==> flow/design.v (excerpt) <==
module top(input clk, rst, ball_speed, serve_type, angle, bat_size, restart, start, en_color, auto, hard_mode, input[3:0] mode, max_score, input[8:0] adc, output sel, size, output sound, output [9:0] RED, GRN, BLU, output HSYNC, VSYNC, px_clk, blank);
    wire [9:0] x, y, p1_y, p2_y, bx, by;
    reg [9:0] p2_y_ff;
    wire px_data_out;
    wire [29:0] px_data_in;
    wire [4:0] score1, score2;
    wire p1_win, p2_win, turn, start_state, hit, wall, goal;
    wire p2p, p2m, xh, yh;
    wire [1:0] game_mode;
    reg[1:0] mode_in, score_in;
    wire [9:0] ap2_y, pp2_y;
    assign blank = 1'b1;
    assign size = bat_size;
    assign p2_y = p2_y_ff;
    always @(posedge clk) begin
        if(auto) p2_y_ff <= ap2_y;
        else p2_y_ff <= pp2_y;
    end
    always @(posedge clk or posedge rst) begin
        if(rst) begin
            mode_in <= 2'b00;
            score_in <= 2'b00;
        end else begin
        if(mode[0]) mode_in <= 2'b00;
        if(mode[1]) mode_in <= 2'b01;
        if(mode[2]) mode_in <= 2'b10;
        if(mode[3]) mode_in <= 2'b11;
        if(max_score[0]) score_in <= 2'b00;
        if(max_score[1]) score_in <= 2'b01;
        if(max_score[2]) score_in <= 2'b10;
        if(max_score[3]) score_in <= 2'b11;
        end
    end
    paddle_controller pctrl(clk, rst, p2p, p2m, bat_size, ap2_y);
    heading_detect heading_detect(clk, rst, bx, by, xh, yh);
    auto_player auto_player(clk, rst, auto, turn, hit, wall, start_state, hard_mode, xh, yh, game_mode, bx, by, ap2_y, p2p, p2m);
    adc_reader adc_reader(clk, rst, adc, sel, p1_y, pp2_y);
    clk_divider clk_divider(clk, rst, px_clk);
    sound_output sound_output(clk, rst, hit, wall, goal, sound);
    game_controller game_controller(clk, rst, p1_y, p2_y, mode_in, score_in, ball_speed, serve_type, angle, bat_size, restart, start, p1_win, p2_win, turn, start_state, hit, wall, goal, game_mode, score1, score2, bx, by);
  ...
Size in the first run: about 7400 cells after synthesis, about 210 flip-flops, about 0.047 mm^2 of cells after synthesis.
clock: 13.3 ns
lec_check: 0
abc_area: 1
cap_margin: 5
cell_pad_in_sites_detail_placement: 0
cell_pad_in_sites_global_placement: 2
core_margin: 2
core_utilization: 22
cts_cluster_size: 70
gpl_timing_driven: 0
max_routing_layer: met4
slew_margin: 30
run.sh (not shown) runs the stock make flow with config.mk's settings and CLKGATE_MAP_FILE=.
The starting point ran to the end with no violations.
Next try:
==> flow/config.mk (replaced) <==
export PLATFORM = sky130hd
export DESIGN_NAME = top
export DESIGN_NICKNAME = top
export VERILOG_FILES = /design/flow/design.v
export SDC_FILE = /design/flow/constraint.sdc
export NUM_CORES = 4
export LEC_CHECK = 0
export ABC_AREA = 1
export CAP_MARGIN = 20
export CORE_MARGIN = 2
export CORE_UTILIZATION = 40
export PLACE_DENSITY = 0.6
export SLEW_MARGIN = 20
==> flow/constraint.sdc (replaced) <==
create_clock -name core_clock -period 10.0 [get_ports {clk}]
set_input_delay 2.0000 -clock core_clock [delete_from_list [all_inputs] [get_ports {clk}]]
set_output_delay 2.0000 -clock core_clock [all_outputs]
set_load 0.01 [all_outputs]
- final cell count is lower by about 13%
- critical path depth is lower by 13
- total power is higher by about 30%
- final area is lower by about 4%
- clock skew barely changes
- count of clock-buffer cells in the layout is higher by 5
Next try:
==> flow/constraint.sdc (replaced) <==
create_clock -name core_clock -period 7.34 [get_ports {clk}]
set_input_delay 1.4680 -clock core_clock [delete_from_list [all_inputs] [get_ports {clk}]]
set_output_delay 1.4680 -clock core_clock [all_outputs]
set_load 0.01 [all_outputs]
After rerunning: The new run finished with timing, DRC and antenna clean; routed wire length climbs slightly; setup slack loses 1200 ps; first-iteration DRC count went up by a few percent; flip-flop count stays the same; non-clock buffer count goes up by 138; synthesized area is unchanged; total power goes up by well over a third.
Next try:
--- a/flow/config.mk
+++ b/flow/config.mk
@@ -7,7 +7,6 @@
 export LEC_CHECK = 0
-export ABC_AREA = 1
 export CAP_MARGIN = 20
 export CORE_MARGIN = 2
-export CORE_UTILIZATION = 40
-export PLACE_DENSITY = 0.6
+export CORE_UTILIZATION = 63
+export MAX_ROUTING_LAYER = met4
 export SLEW_MARGIN = 20
==> flow/constraint.sdc (replaced) <==
create_clock -name core_clock -period 13.3 [get_ports {clk}]
set_input_delay 2.6600 -clock core_clock [delete_from_list [all_inputs] [get_ports {clk}]]
set_output_delay 2.6600 -clock core_clock [all_outputs]
set_load 0.01 [all_outputs]
What happened: The new run passed the timing, design-rule and antenna checks. Wire length rises by roughly a tenth. Design area rises by a few percent. Synthesized area rises by a little under a tenth. Non-clock buffer count falls by 64. Worst setup slack improved by 4800 ps. Maximum frequency falls by about a fifth. Clock skew rises by 11 ps.

========
run 1:
Starting RTL as in the previous note.
clock: 5.56 ns
lec_check: 0
abc_area: 1
cap_margin: 35
cell_pad_in_sites_detail_placement: 0
cell_pad_in_sites_global_placement: 2
core_aspect_ratio: 0.65
core_margin: 7
core_utilization: 37
gpl_routability_driven: 1
gpl_timing_driven: 0
place_density: 0.77
setup_slack_margin: 1.15
slew_margin: 20
tns_end_percent: 35
Run 1 ran in full, but the layout does not pass; the checks complain about setup timing.
What run 2 does differently from run 1 at the input level:
- clearing PLACE_DENSITY, which used to be 0.77
- swapping 35 for 15 in TNS_END_PERCENT
- clearing CELL_PAD_IN_SITES_GLOBAL_PLACEMENT, which used to be 2
- clearing GPL_ROUTABILITY_DRIVEN, which used to be 1
- swapping 1.15 for 1.06 in SETUP_SLACK_MARGIN
- clearing GPL_TIMING_DRIVEN, which used to be 0
- swapping 7 for 2 in CORE_MARGIN
- clearing CELL_PAD_IN_SITES_DETAIL_PLACEMENT, which used to be 0
- swapping 20 for 40 in SLEW_MARGIN
- clearing CORE_ASPECT_RATIO, which used to be 0.65
- putting PLACE_DENSITY_LB_ADDON at 0.02 where nothing was set
Results
Run 2 ran in full, but the layout does not pass; the checks complain about setup timing.
In the metrics for run 2 and run 1, the one carrying the lower clock skew is run 2.
| final critical-path required period | run 2 vs run 1 | 0.89 ns lower |
[diff] worst vdd rail ir drop, run 2 relative to run 1: improvement
What run 1 reported for number of clock buffers in the layout has to be multiplied by 1.13 to get the figure for run 2.
Run 2 — buffering overhead 13 points higher, run 1 as reference
The run showing the greater routed length on met3 is run 1.
Run 1 vs run 2, global routing's busiest layer: met1 vs met2
Delta (run 2 minus run 1): via count rose by 6.1%, post-route cell area rose by about 14%, post-route worst setup slack rose by 0.89 ns, fmax rose by 14%.
Input changes introduced in run 3 (baseline for comparison: run 2):
- an added CELL_PAD_IN_SITES_DETAIL_PLACEMENT of 2
- a change of SLEW_MARGIN from 40 to 10
- an added CELL_PAD_IN_SITES_GLOBAL_PLACEMENT of 2
- an added GPL_TIMING_DRIVEN of 0
### Flow results
Run 3 had finished all stages when the layout checks came back failing, citing setup timing. When the final numbers for run 3 and run 2 were put side by side, the power share of the clock group turned out to be greater in run 3. Taking run 2 as the reference, in run 3 shortest clock period the worst path allows after layout increased 1.12 ns, wire length increased 21%.
--- input diff run 3..run 4 ---
- an added CORE_ASPECT_RATIO of 1.39
- a deleted SETUP_SLACK_MARGIN that had been 1.06
- a change of CELL_PAD_IN_SITES_DETAIL_PLACEMENT from 2 to 0
- a change of TNS_END_PERCENT from 15 to 50
- an added GPL_ROUTABILITY_DRIVEN of 0
- a change of SLEW_MARGIN from 10 to 20
- FAIL for each of run 3 and run 4
- The final report for run 3 shows a completed flow and a layout that fails verification, specifically setup timing.
- To summarise run 4: no stage aborted, but the layout did not pass its checks, failing on setup timing.
- Per the comparison of run 4 with run 3, pre-placement core utilization held steady, clock-buffer cell count shrank by 6.
- Re number of sinks driven by the clock tree: no difference whatsoever between run 3 and run 4.
- Fmax: run 4 below run 3
- Against run 3, run 4 reports a combinational power share that is higher.

========
## run A
top again, from the RTL that the note above started with.
// top
module top(input clk, rst, ball_speed, serve_type, angle, bat_size, restart, start, en_color, auto, hard_mode, input[3:0] mode, max_score, input[8:0] adc, output sel, size, output sound, output [9:0] RED, GRN, BLU, output HSYNC, VSYNC, px_clk, blank);
clock: 12.6 ns
lec_check: 0
abc_area: 0
cap_margin: 20
cell_pad_in_sites_global_placement: 0
core_margin: 2
core_utilization: 18
cts_cluster_diameter: 172
cts_cluster_size: 13
hold_slack_margin: 0.11
min_routing_layer: met2
place_density_lb_addon: 0.26
setup_slack_margin: 2.82
slew_margin: 20
Input changes introduced in run B (baseline for comparison: run A):
==> flow/config.mk <==
export PLATFORM = sky130hd
export DESIGN_NAME = top
export DESIGN_NICKNAME = top
export VERILOG_FILES = /design/flow/design.v
export SDC_FILE = /design/flow/constraint.sdc
export NUM_CORES = 4
export LEC_CHECK = 0
export ABC_AREA = 1
export CAP_MARGIN = 20
export CORE_MARGIN = 2
export CORE_UTILIZATION = 40
export PLACE_DENSITY = 0.6
export SLEW_MARGIN = 20
==> flow/constraint.sdc <==
create_clock -name core_clock -period 8.61 [get_ports {clk}]
set_input_delay 1.7220 -clock core_clock [delete_from_list [all_inputs] [get_ports {clk}]]
set_output_delay 1.7220 -clock core_clock [all_outputs]
set_load 0.01 [all_outputs]
## What came out
- Run B against run A: yosys synthesis chip area decreased by 8.0% relative to the old numbers, overall routing resource usage increased by 1.5 points relative to the old numbers, final setup slack of the worst path decreased by 3.49 ns relative to the old numbers.
- Diff run A -> run B: power in combinational cells has increased; via count of the first global-routing pass has decreased.
- The final reports for run B and run A show met2 usage in global routing higher in the former.
- Diff run A -> run B: pin count of the biggest net entering global routing shows an increase of 37%; net switching share of the total power shows a reduction of 1.8 points; wire length shows a reduction of 82000 µm.
Input-level comparison between run C and run B:
-- flow/config.mk --
<<< run B, line 8
export ABC_AREA = 1
>>> run C, line 8
<<< run B, line 11
export CORE_UTILIZATION = 40
export PLACE_DENSITY = 0.6
>>> run C, line 10
export CORE_UTILIZATION = 65
export SETUP_SLACK_MARGIN = 1.3
==> flow/constraint.sdc <==
create_clock -name core_clock -period 5.18 [get_ports {clk}]
set_input_delay 1.0360 -clock core_clock [delete_from_list [all_inputs] [get_ports {clk}]]
set_output_delay 1.0360 -clock core_clock [all_outputs]
set_load 0.01 [all_outputs]
### Flow results
Of run B and run C, just one finished clean: run B.
Finished, but not clean: run C, with setup timing.
Compared with run B, run C degrades via count.
Relative to run B, core occupancy in the finished layout has increased by 40 points in run C.
Setup slack delta (run C − run B): unfavourable
Run C: layout overhead on the synthesized area higher than run B
For met2 wire length, dividing the value from run C by the value from run B gives 1.3.
Diff run B -> run C | number of cells in the yosys synthesis report | down by a little under 10%
| total power after layout | run C vs run B | 0.0031 W higher |
Compared with run B, run C shows a higher reported net switching power.
Run C vs. run B: sequential share of layout area went down by 2.3 points.
Run C ended with more floorplan-stage core utilization than run B.
Inputs modified between run C and run D:
-- flow/config.mk --
<<< run C, line 8
>>> run D, line 8
export ABC_AREA = 1
<<< run C, line 10
export CORE_UTILIZATION = 65
export SETUP_SLACK_MARGIN = 1.3
>>> run D, line 11
export CORE_UTILIZATION = 24
export PLACE_DENSITY = 0.6
==> flow/constraint.sdc <==
create_clock -name core_clock -period 8.61 [get_ports {clk}]
set_input_delay 1.7220 -clock core_clock [delete_from_list [all_inputs] [get_ports {clk}]]
set_output_delay 1.7220 -clock core_clock [all_outputs]
set_load 0.01 [all_outputs]
Results
- Run D finished every step from synthesis to the final layout, and the layout passed the timing, design-rule and antenna checks.
- [run D vs run C] final standard cell area without fillers: lower in run D
- In run D, number of rows created at floorplan is higher than in run C.
- Cmp run D vs run C: routed wire length lower in run D
- Taking run C as the reference point, the fraction of met1 tracks used by global routing of run D falls by 37 points.
- Run D vs. run C: transition time at the pin with the least slew margin went down by 0.29 ns.
- Worst-path cell with the longest stage delay: sky130_fd_sc_hd__dfrtp_1 -> run D, sky130_fd_sc_hd__or4_4 -> run C

========
top again, from the RTL that the note above started with.
==> flow/config.mk <==
export PLATFORM = sky130hd
export DESIGN_NAME = top
export DESIGN_NICKNAME = top
export VERILOG_FILES = /design/flow/design.v
export SDC_FILE = /design/flow/constraint.sdc
export NUM_CORES = 4
export LEC_CHECK = 0
export ABC_AREA = 1
export CAP_MARGIN = 25
export CORE_MARGIN = 2
export CORE_UTILIZATION = 72
export CTS_CLUSTER_SIZE = 47
export PLACE_DENSITY_LB_ADDON = 0.06
export SETUP_SLACK_MARGIN = -0.11
export SLEW_MARGIN = 0
export TNS_END_PERCENT = 35
==> flow/constraint.sdc <==
create_clock -name core_clock -period 1.72 [get_ports {clk}]
set_input_delay 0.3440 -clock core_clock [delete_from_list [all_inputs] [get_ports {clk}]]
set_output_delay 0.3440 -clock core_clock [all_outputs]
set_load 0.01 [all_outputs]
The starting point ended with an error in 3_5_place_dp.
==> next run, changes <==
Settings changed: ABC_AREA 1 to unset, CAP_MARGIN 25 to 20, CTS_CLUSTER_SIZE 47 to unset, PLACE_DENSITY_LB_ADDON 0.06 to unset, SETUP_SLACK_MARGIN -0.11 to -0.36, SLEW_MARGIN 0 to 20, TNS_END_PERCENT 35 to unset.
Clock period 1.72 ns to 4.8 ns, I/O delays scaled along.
The new run did not get past 5_1_grt (GRT-0232).
Synthesized cell count came out lower by about 7%.
Die area went up by about 9%.
Area after synthesis is higher by 8.7%.

========
## v14
top again, from the RTL that the note above started with.
## top
module top(input clk, rst, ball_speed, serve_type, angle, bat_size, restart, start, en_color, auto, hard_mode, input[3:0] mode, max_score, input[8:0] adc, output sel, size, output sound, output [9:0] RED, GRN, BLU, output HSYNC, VSYNC, px_clk, blank);
Settings: LEC_CHECK=0, ABC_AREA=0, CAP_MARGIN=25, CORE_MARGIN=2, CORE_UTILIZATION=69, SETUP_SLACK_MARGIN=-0.34, SLEW_MARGIN=20, TNS_END_PERCENT=100; clock period 5.29 ns.
Although it ran to completion, v14 produced a layout that fails the final checks because of setup timing.
### v14 -> v18
Settings: CAP_MARGIN: 25 -> 20; PLACE_DENSITY: unset -> 0.39; CORE_UTILIZATION: 69 -> 72; TNS_END_PERCENT: 100 -> unset; SETUP_SLACK_MARGIN: -0.34 -> 0.74; the clock period (ns, I/O delays scaled along): 5.29 -> 4.94.
==> comparison <==
Status(v18) = ERROR, stage = global routing (5_1_grt). The higher area of the die of v14 and v18 is in v14. Number of input and output port buffers inserted: v14 vs v18 identical. Going from v14 to v18, yosys stat cell total did not really move, fraction of the mapped netlist area in simple logic gates did not really move. Between v14 and v18, the final weighted congestion in routability-driven placement is lower for v14.
Setup changes, v18 to v15
Settings: removing SETUP_SLACK_MARGIN (formerly 0.74); changing CORE_UTILIZATION from 72 to 13; changing PLACE_DENSITY from 0.39 to 0.6; changing ABC_AREA from 0 to 1; changing the clock period (ns, I/O delays scaled along) from 4.94 to 14.0.
[summary]
simple AND/OR/NAND/NOR gates as the dominant combinational cell family by area after synthesis was reported by v15, and AND-OR/OR-AND gates by v18.
Reported for v18 and v15, count of flip-flops with a built-in enable after synthesis turned out identical to the last digit.
In the flow results for v18 and v15, the number of cells in the yosys synthesis report is smaller on v18.
v15 was carried through to the last stage, and its layout satisfied the timing, design-rule and antenna checks.
v18 → v15: placeable core region rose about 400%; floorplan die height rose 120%.
[inputs] v43 vs v15
Settings: putting CTS_CLUSTER_SIZE at 98 where nothing was set; swapping 13 for 61 in CORE_UTILIZATION.
Findings:
- v43 consumes less power than v15 does.
- Going from v15 to v43, the power share of the combinational group was found to have gone up by 1.7 points.
- v15 → v43: sequential share of layout area increased 0.92 points; final cell count decreased about 30%; instance count on the critical path decreased about 3%; clock share of power decreased 2.8 points; minimum clock period decreased 130 ps.
- Delta (v43 minus v15): first-pass GRT wire length went down; worst setup slack now larger; maximum frequency went up by 1.6%.
- Looking at detailed-router iteration count before antenna repair, v43 sits 2 lower than v15 does.
Edits applied to the flow inputs when going from v43 to v25:
Settings: CTS_CLUSTER_SIZE: 98 -> 100; CORE_UTILIZATION: 61 -> 72; TNS_END_PERCENT: unset -> 10; the clock period (ns, I/O delays scaled along): 14.0 -> 4.95.
### Flow results
The flow did not stop early for v43: all stages ran, and the layout cleared the timing, design-rule and antenna checks. v25 never completed, since it errored out during global routing (5_1_grt). Taking v43 as the reference point, the minimum setup slack after placement of v25 falls by 7590 ps. The final reports for v25 and v43 show initial core utilization higher in the former. The die boundary width of v25 falls short of that of v43 by about 8%. Measured against each other, v43 and v25 differ in detailed placer's ending HPWL, the higher figure coming from v25. From v43 to v25 the numbers moved as follows: standard cell core area shows a reduction of 12000 sq um; instance area after placement shows an increase of 22%.
Edits applied to the flow inputs when going from v25 to v30:
Settings: CTS_CLUSTER_SIZE removed (was 100); SLEW_MARGIN changed from 20 to 5; CORE_UTILIZATION changed from 72 to 56; TNS_END_PERCENT removed (was 10); the clock period (ns, I/O delays scaled along) changed from 4.95 to 7.07.
==> results <==
- In summary, v30 completed successfully, with a layout that passed the timing, design-rule and antenna checks.
- Reported for v30 and v25, number of instances in the synthesized netlist turned out identical to the last digit.
- Against v25, v30 comes in 14% higher on row count.
- Diff v25 -> v30: total cell area reported by yosys after synthesis level, die span in x rose 13%, I/O pin count stayed essentially flat.
- Full die area (v30 / v25): 1.3
- Re post-synthesis instance area: no difference whatsoever between v25 and v30.
- v30 vs v25 — total setup buffers inserted after CTS dropped 47.
Power is estimated from default activity; no workload was simulated.
